==> 12-18: inputs <==
// CPU
module CPU(
    input logic clk,
    input logic rst,
    output logic [31:0] im_addr,
    input  logic [31:0] im_rdata,     
    output logic [31:0] dm_addr,
    output logic [31:0] dm_wdata,    
    output logic [3:0]  dm_web,       
    input  logic [31:0] dm_rdata      
);
logic [31:0] IF_PC;
logic [31:0] IF_pc4;
logic [31:0] IF_PC_next;
logic [31:0] IF_instr;
logic [31:0] ID_PC;
logic [31:0] ID_pc4;
logic [31:0] ID_instr;
logic IF_ID_stall;
logic IF_ID_flush;
logic [6:0] ID_opcode;
logic [4:0] ID_rd;
logic [2:0] ID_funct3;
logic [4:0] ID_rs1;
logic [4:0] ID_rs2;
logic [6:0] ID_funct7;
logic [31:0] ID_rs1_data;
logic [31:0] ID_rs2_data;
logic [31:0] ID_imm;
logic [1:0] ID_ALUOp;
logic [1:0] ID_ALUSrcA;
logic ID_ALUSrcB;
logic ID_Branch;
logic ID_Jal;
logic ID_Jalr;
logic ID_MemWrite;
logic ID_MemRead;
logic ID_RegWrite;
logic [1:0] ID_ResultSrc;
logic [3:0] ID_ALUControl;
logic [31:0] ID_pc_imm;
logic [31:0] ID_jalr_target;
logic ID_eq;
logic ID_lt;
logic ID_ltu;
logic ID_take_branch;
  ...
==> flow/config.mk <==
export PLATFORM = sky130hd
export DESIGN_NAME = CPU
export DESIGN_NICKNAME = CPU
export VERILOG_FILES = /design/flow/design.v
export SDC_FILE = /design/flow/constraint.sdc
export NUM_CORES = 4
export LEC_CHECK = 0
export ABC_AREA = 0
export CAP_MARGIN = 25
export CELL_PAD_IN_SITES_DETAIL_PLACEMENT = 1
export CELL_PAD_IN_SITES_GLOBAL_PLACEMENT = 0
export CORE_ASPECT_RATIO = 1.36
export CORE_MARGIN = 10
export CORE_UTILIZATION = 40
export CTS_CLUSTER_DIAMETER = 65
export CTS_CLUSTER_SIZE = 90
export GPL_ROUTABILITY_DRIVEN = 1
export GPL_TIMING_DRIVEN = 1
export HOLD_SLACK_MARGIN = 0.22
export MAX_ROUTING_LAYER = met4
export MIN_ROUTING_LAYER = met2
export PLACE_DENSITY_LB_ADDON = 0.0
export SETUP_SLACK_MARGIN = 2.2
export SLEW_MARGIN = 15
==> flow/constraint.sdc <==
create_clock -name core_clock -period 14.3 [get_ports {clk}]
set_input_delay 2.8600 -clock core_clock [delete_from_list [all_inputs] [get_ports {clk}]]
set_output_delay 2.8600 -clock core_clock [all_outputs]
set_load 0.01 [all_outputs]
run.sh (not shown) runs the stock make flow with config.mk's settings and CLKGATE_MAP_FILE=.
==> 02-17: changes against 12-18 <==
==> flow/config.mk (replaced) <==
export PLATFORM = sky130hd
export DESIGN_NAME = CPU
export DESIGN_NICKNAME = CPU
export VERILOG_FILES = /design/flow/design.v
export SDC_FILE = /design/flow/constraint.sdc
export NUM_CORES = 4
export LEC_CHECK = 0
export CAP_MARGIN = 20
export CORE_MARGIN = 2
export CORE_UTILIZATION = 35
export PLACE_DENSITY = 0.6
export SLEW_MARGIN = 20
==> flow/constraint.sdc (replaced) <==
create_clock -name core_clock -period 12.5 [get_ports {clk}]
set_input_delay 2.5000 -clock core_clock [delete_from_list [all_inputs] [get_ports {clk}]]
set_output_delay 2.5000 -clock core_clock [all_outputs]
set_load 0.01 [all_outputs]
==> 01-15: changes against 12-18 <==
==> flow/config.mk (replaced) <==
export PLATFORM = sky130hd
export DESIGN_NAME = CPU
export DESIGN_NICKNAME = CPU
export VERILOG_FILES = /design/flow/design.v
export SDC_FILE = /design/flow/constraint.sdc
export NUM_CORES = 4
export LEC_CHECK = 0
export CAP_MARGIN = 10
export CORE_MARGIN = 2
export CORE_UTILIZATION = 72
export CTS_CLUSTER_DIAMETER = 350
export CTS_CLUSTER_SIZE = 35
export MAX_ROUTING_LAYER = met4
export PLACE_DENSITY = 0.6
export SETUP_SLACK_MARGIN = 1.73
export SLEW_MARGIN = 20
==> flow/constraint.sdc (replaced) <==
create_clock -name core_clock -period 6.97 [get_ports {clk}]
set_input_delay 1.3940 -clock core_clock [delete_from_list [all_inputs] [get_ports {clk}]]
set_output_delay 1.3940 -clock core_clock [all_outputs]
set_load 0.01 [all_outputs]
==> comparison table <==
| item | 01-15 | 12-18 | 02-17 |
|---|---|---|---|
| Status | stopped before the end | no timing/DRC/antenna violations | no timing/DRC/antenna violations |
| Stage where the flow stopped | 5_1_grt | - | - |
| Area taken by multi-input logic gates | - | 37600 um2 | 37500 um2 |
| Number of inverters outside the clock class in the layout | - | 139 | 139 |
| FF+latch area | - | 43900 um2 | 43900 um2 |
| Number of warnings the tools reported | - | 114 | 105 |
| Horizontal die dimension | 344 um | 411 um | 492 um |
| Number of instances resized during post-cts repair | 384 | 0 | 0 |
| Detailed-routed wire length on met3 | - | 149000 um | 31000 um |
| Routability cong. | 1.10 | 1.06 | 0.984 |
| Number of flip-flops and latches | - | 1549 | 1549 |
| Startpoint of the most critical setup path | - | u_IF_ID_Reg.ID_instr[17]$_DFFE_PP0P_ | u_IF_ID_Reg.ID_instr[16]$_DFFE_PP0P_ |
| Die Y | 344 um | 552 um | 492 um |
| Clock tree from TritonCTS | - | yes | yes |


==> build 94: inputs <==
CPU again, from the RTL that the note above started with.
make LEC_CHECK=0 ABC_AREA=1 CAP_MARGIN=20 CORE_MARGIN=2 CORE_UTILIZATION=72 CTS_CLUSTER_DIAMETER=97 CTS_CLUSTER_SIZE=60 PLACE_DENSITY=0.35 SETUP_SLACK_MARGIN=0.21 SLEW_MARGIN=20 finish   # period 4.06 ns
==> build 34 (differences from build 94) <==
- ABC_AREA: 1 -> not set
- CORE_UTILIZATION: 72 -> 65
- CTS_CLUSTER_DIAMETER: 97 -> 361
- CTS_CLUSTER_SIZE: 60 -> not set
- PLACE_DENSITY: 0.35 -> 0.6
- SETUP_SLACK_MARGIN: 0.21 -> -0.36
- TNS_END_PERCENT: not set -> 5
==> flow/constraint.sdc (replaced) <==
create_clock -name core_clock -period 5.76 [get_ports {clk}]
set_input_delay 1.1520 -clock core_clock [delete_from_list [all_inputs] [get_ports {clk}]]
set_output_delay 1.1520 -clock core_clock [all_outputs]
set_load 0.01 [all_outputs]
==> build 92 (differences from build 94) <==
- ABC_AREA: 1 -> not set
- CAP_MARGIN: 20 -> 10
- CTS_CLUSTER_DIAMETER: 97 -> 350
- CTS_CLUSTER_SIZE: 60 -> 35
- PLACE_DENSITY: 0.35 -> 0.6
- SETUP_SLACK_MARGIN: 0.21 -> 0.57
==> flow/constraint.sdc (replaced) <==
create_clock -name core_clock -period 6.97 [get_ports {clk}]
set_input_delay 1.3940 -clock core_clock [delete_from_list [all_inputs] [get_ports {clk}]]
set_output_delay 1.3940 -clock core_clock [all_outputs]
set_load 0.01 [all_outputs]
==> qor summary <==
item                                                                               build 94                   build 34                   build 92
Result of the run                                                    stopped before the end     stopped before the end     stopped before the end
Last stage reached                                                                  5_1_grt                    5_1_grt                    5_1_grt
HPWL reported at the end of detailed placement                                     263.0 mm                   250.8 mm                   269.8 mm
Site Rows                                                                               127                        131                        124
Yosys Instances                                                                      10,440                      6,323                      6,323
Post-Synthesis Mean Instance Area                                                 8.392 um2                  13.18 um2                  13.18 um2
Chip Width                                                                         352.8 um                   362.0 um                   344.2 um
Core Util at FP                                                                      0.7280                     0.6542                     0.7276
Synthesized-area fraction occupied by and/or/nand/nor cells                          0.1870                    0.08360                    0.08360
Area of the mapped netlist                                                       87,570 um2                 83,310 um2                 83,310 um2
Quantity of gates resized following cts                                                 394                         73                        122
Die Y                                                                              352.8 um                   362.0 um                   344.2 um
Mux frac, synth                                                                           0                     0.2025                     0.2025
Floorplan Core Area                                                             120,300 um2                127,400 um2                114,500 um2
Dpl ws                                                                            -1.044 ns                 -0.6301 ns                 -0.3277 ns
Count of distinct cell types in the synthesized netlist                                  74                        107                        107
Total CTS buffers                                                                        43                        154                         50
Number of H-tree branching levels                                                         2                          4                          2
Fraction of post-synthesis cell area in the top cell type by area                    0.3511                     0.3691                     0.3691
Die Area                                                                        124,400 um2                131,100 um2                118,500 um2
Xor/xnor share of the synthesized area                                             0.007901                    0.01608                    0.01608
Most common cell in the netlist                                    sky130_fd_sc_hd__nand2_1  sky130_fd_sc_hd__edfxtp_1  sky130_fd_sc_hd__edfxtp_1


==> trial 2 <==
CPU again, from the RTL that the note above started with.
Design CPU, start of the top module:
module CPU(
    input logic clk,
    input logic rst,
    output logic [31:0] im_addr,
    input  logic [31:0] im_rdata,     
    output logic [31:0] dm_addr,
    output logic [31:0] dm_wdata,    
    output logic [3:0]  dm_web,       
    input  logic [31:0] dm_rdata      
);
clock: 10.2 ns
lec_check: 0
abc_area: 0
cap_margin: 20
cell_pad_in_sites_global_placement: 0
core_margin: 7
core_utilization: 39
gpl_routability_driven: 0
gpl_timing_driven: 0
hold_slack_margin: 0.28
max_routing_layer: met5
place_density_lb_addon: 0.0
setup_slack_margin: 2.2
slew_margin: 20
==> build 4 (differences from trial 2) <==
- CELL_PAD_IN_SITES_GLOBAL_PLACEMENT: 0 -> default
- CORE_MARGIN: 7 -> 2
- CORE_UTILIZATION: 39 -> 72
- CTS_CLUSTER_DIAMETER: default -> 97
- CTS_CLUSTER_SIZE: default -> 60
- GPL_ROUTABILITY_DRIVEN: 0 -> default
- GPL_TIMING_DRIVEN: 0 -> default
- HOLD_SLACK_MARGIN: 0.28 -> default
- MAX_ROUTING_LAYER: met5 -> default
- PLACE_DENSITY: default -> 0.35
- PLACE_DENSITY_LB_ADDON: 0.0 -> default
- SETUP_SLACK_MARGIN: 2.2 -> 0.57
==> flow/constraint.sdc (replaced) <==
create_clock -name core_clock -period 4.21 [get_ports {clk}]
set_input_delay 0.8420 -clock core_clock [delete_from_list [all_inputs] [get_ports {clk}]]
set_output_delay 0.8420 -clock core_clock [all_outputs]
set_load 0.01 [all_outputs]
==> trial 24 (differences from trial 2) <==
- ABC_AREA: 0 -> default
- CELL_PAD_IN_SITES_GLOBAL_PLACEMENT: 0 -> default
- CORE_MARGIN: 7 -> 2
- CORE_UTILIZATION: 39 -> 61
- GPL_ROUTABILITY_DRIVEN: 0 -> default
- GPL_TIMING_DRIVEN: 0 -> default
- HOLD_SLACK_MARGIN: 0.28 -> default
- MAX_ROUTING_LAYER: met5 -> default
- PLACE_DENSITY_LB_ADDON: 0.0 -> default
- SETUP_SLACK_MARGIN: 2.2 -> 1.16
- TNS_END_PERCENT: default -> 5
==> flow/constraint.sdc (replaced) <==
create_clock -name core_clock -period 4.43 [get_ports {clk}]
set_input_delay 0.8860 -clock core_clock [delete_from_list [all_inputs] [get_ports {clk}]]
set_output_delay 0.8860 -clock core_clock [all_outputs]
set_load 0.01 [all_outputs]
==> trial 38 (differences from trial 2) <==
- ABC_AREA: 0 -> default
- CELL_PAD_IN_SITES_GLOBAL_PLACEMENT: 0 -> default
- CORE_MARGIN: 7 -> 2
- CORE_UTILIZATION: 39 -> 60
- CTS_CLUSTER_DIAMETER: default -> 361
- GPL_ROUTABILITY_DRIVEN: 0 -> default
- GPL_TIMING_DRIVEN: 0 -> default
- HOLD_SLACK_MARGIN: 0.28 -> default
- MAX_ROUTING_LAYER: met5 -> default
- PLACE_DENSITY: default -> 0.6
- PLACE_DENSITY_LB_ADDON: 0.0 -> default
- SETUP_SLACK_MARGIN: 2.2 -> 1.32
- TNS_END_PERCENT: default -> 5
==> flow/constraint.sdc (replaced) <==
create_clock -name core_clock -period 5.88 [get_ports {clk}]
set_input_delay 1.1760 -clock core_clock [delete_from_list [all_inputs] [get_ports {clk}]]
set_output_delay 1.1760 -clock core_clock [all_outputs]
set_load 0.01 [all_outputs]
==> summary.txt <==
Reports from this run.

- Clock-pin slew was measured on the worst setup and hold paths at 0.07 ns.
- The flow ran to the end, but the layout failed its checks.
- The horizontal die size reads 374 µm.
- Once routing completed, OpenROAD measured the worst setup slack at -2.15 ns.
- The reasons given for failing layout checks are negative setup slack.
- The overall chip area reads 140000 µm².
- The final layout report lists a filler cell count of 7405.
- The count of final setup violators is 344.
- The finished design was reported to have a net count of 8096.
- The total length of routed met3 wires is 62100 µm.
- The area of all sequential standard cells reads 43900 µm².
That was trial 24.
==> summary.txt <==
Reports from this run.

- The worst slew margin relative to its limit is 15.4%.
- The checks that failed were negative setup slack.
- In the Yosys report the total cell count is 6323.
- According to the finish report, the design has a final net count of 7534.
- The area of all sequential standard cells is 43900 µm².
- The total of fill cells in the finished design is 8191.
- The total length of routed met3 wires is 54300 µm.
- The overall chip area reads 142000 µm².
- The count of final setup violators reads 312.
- The flow ran to the end, but the layout failed its checks.
- The final worst-path setup slack reads -0.442 ns.
That was trial 38.
==> summary.txt <==
Reports from this run.

- The flow ran to the end and the layout has no timing, DRC or antenna violations.
- The final report lists the setup-violating endpoint count as 0.
- After the last flow step, the layout net total stands at 7113.
- The total of fill cells in the finished design is 19100.
- Setup slack closes at 2.04 ns.
- The post-CTS clock slew at the launch and capture registers of the worst setup and hold paths is 0.06 ns.
- The total length of routed met3 wires is 42800 µm.
- The overall chip area is 227000 µm².
That was trial 2.
==> summary.txt <==
Implementation numbers.

- The first error in the log reads "[ERROR GRT-0116] Global routing finished with congestion. Check the congestion regions in the DRC Viewer".
- The halt point of the flow reads global routing (5_1_grt).
- The portion of the post-synthesis area used by sequential elements is 52.7%.
- The run stopped with a tool error.
- The post-synthesis xor/xnor area fraction reads 1.61%.
- The overall chip area is 118000 µm².
- Per the synthesis report, the single largest cell type by area occupies 36.9% of cell area.
- The horizontal die size reads 344 µm.
That was build 4.


==> inputs of exp/fjord <==
Starting RTL as in the previous note.
Settings: LEC_CHECK=0, CAP_MARGIN=0, CORE_MARGIN=2, CORE_UTILIZATION=66, CTS_CLUSTER_DIAMETER=361, HOLD_SLACK_MARGIN=-0.08, PLACE_DENSITY=0.6, SETUP_SLACK_MARGIN=1.32, SLEW_MARGIN=20, TNS_END_PERCENT=5; clock period 5.88 ns.
==> exp/juniper: changes against exp/fjord <==
Settings changed: CAP_MARGIN 0 to 20, HOLD_SLACK_MARGIN -0.08 to 0.3.
==> flow/constraint.sdc (replaced) <==
create_clock -name core_clock -period 5.75 [get_ports {clk}]
set_input_delay 1.1500 -clock core_clock [delete_from_list [all_inputs] [get_ports {clk}]]
set_output_delay 1.1500 -clock core_clock [all_outputs]
set_load 0.01 [all_outputs]
==> exp/delta: changes against exp/fjord <==
Settings changed: CAP_MARGIN 0 to 20, CORE_UTILIZATION 66 to 59, CTS_CLUSTER_DIAMETER 361 to 365, HOLD_SLACK_MARGIN -0.08 to default, TNS_END_PERCENT 5 to default.
==> flow/constraint.sdc (replaced) <==
create_clock -name core_clock -period 5.83 [get_ports {clk}]
set_input_delay 1.1660 -clock core_clock [delete_from_list [all_inputs] [get_ports {clk}]]
set_output_delay 1.1660 -clock core_clock [all_outputs]
set_load 0.01 [all_outputs]
==> metrics.cfg <==
[place]
gp_congestion = 1.04
place_ws_ps = -788

[sta]
worst_slack_ps = -497
setup_viol = 312

[outcome]
so_faults = setup timing
status = finished with violations

[grt]
grt_overflow = 0

[clock_tree]
cts_resized = 201
cts_buffers = 161

[floorplan]
fp.coreArea_um2 = 140000

That was exp/delta.
==> metrics.cfg <==
[outcome]
lastStage = 5_1_grt
status = stopped before the end
stop_error = [ERROR GRT-0116] Global routing finished with congestion. Check the congestion regions in the DRC Viewer.

[clock_tree]
cts_resized = 416
cts_buffers = 156

[place]
place_ws_ps = -1020
gp_congestion = 1.06

[grt]
grt_use_total_pct = 76.2
grt_overflow = 2380

[floorplan]
fp.coreArea_um2 = 125000

[logic_synthesis]
ys_top_logic_family = multiplexers

That was exp/fjord.
==> metrics.cfg <==
[outcome]
status = stopped before the end
lastStage = 5_1_grt
stop_error = [ERROR GRT-0116] Global routing finished with congestion. Check the congestion regions in the DRC Viewer.

[logic_synthesis]
synth_flops = 1549

[clock_tree]
cts_resized = 337
cts_buffers = 158

[place]
place_ws_ps = -1220
gp_congestion = 1.04

[floorplan]
initCoreUtil_pct = 66.4
dieWidth_um = 359

[grt]
grt_overflow = 1709

That was exp/juniper.
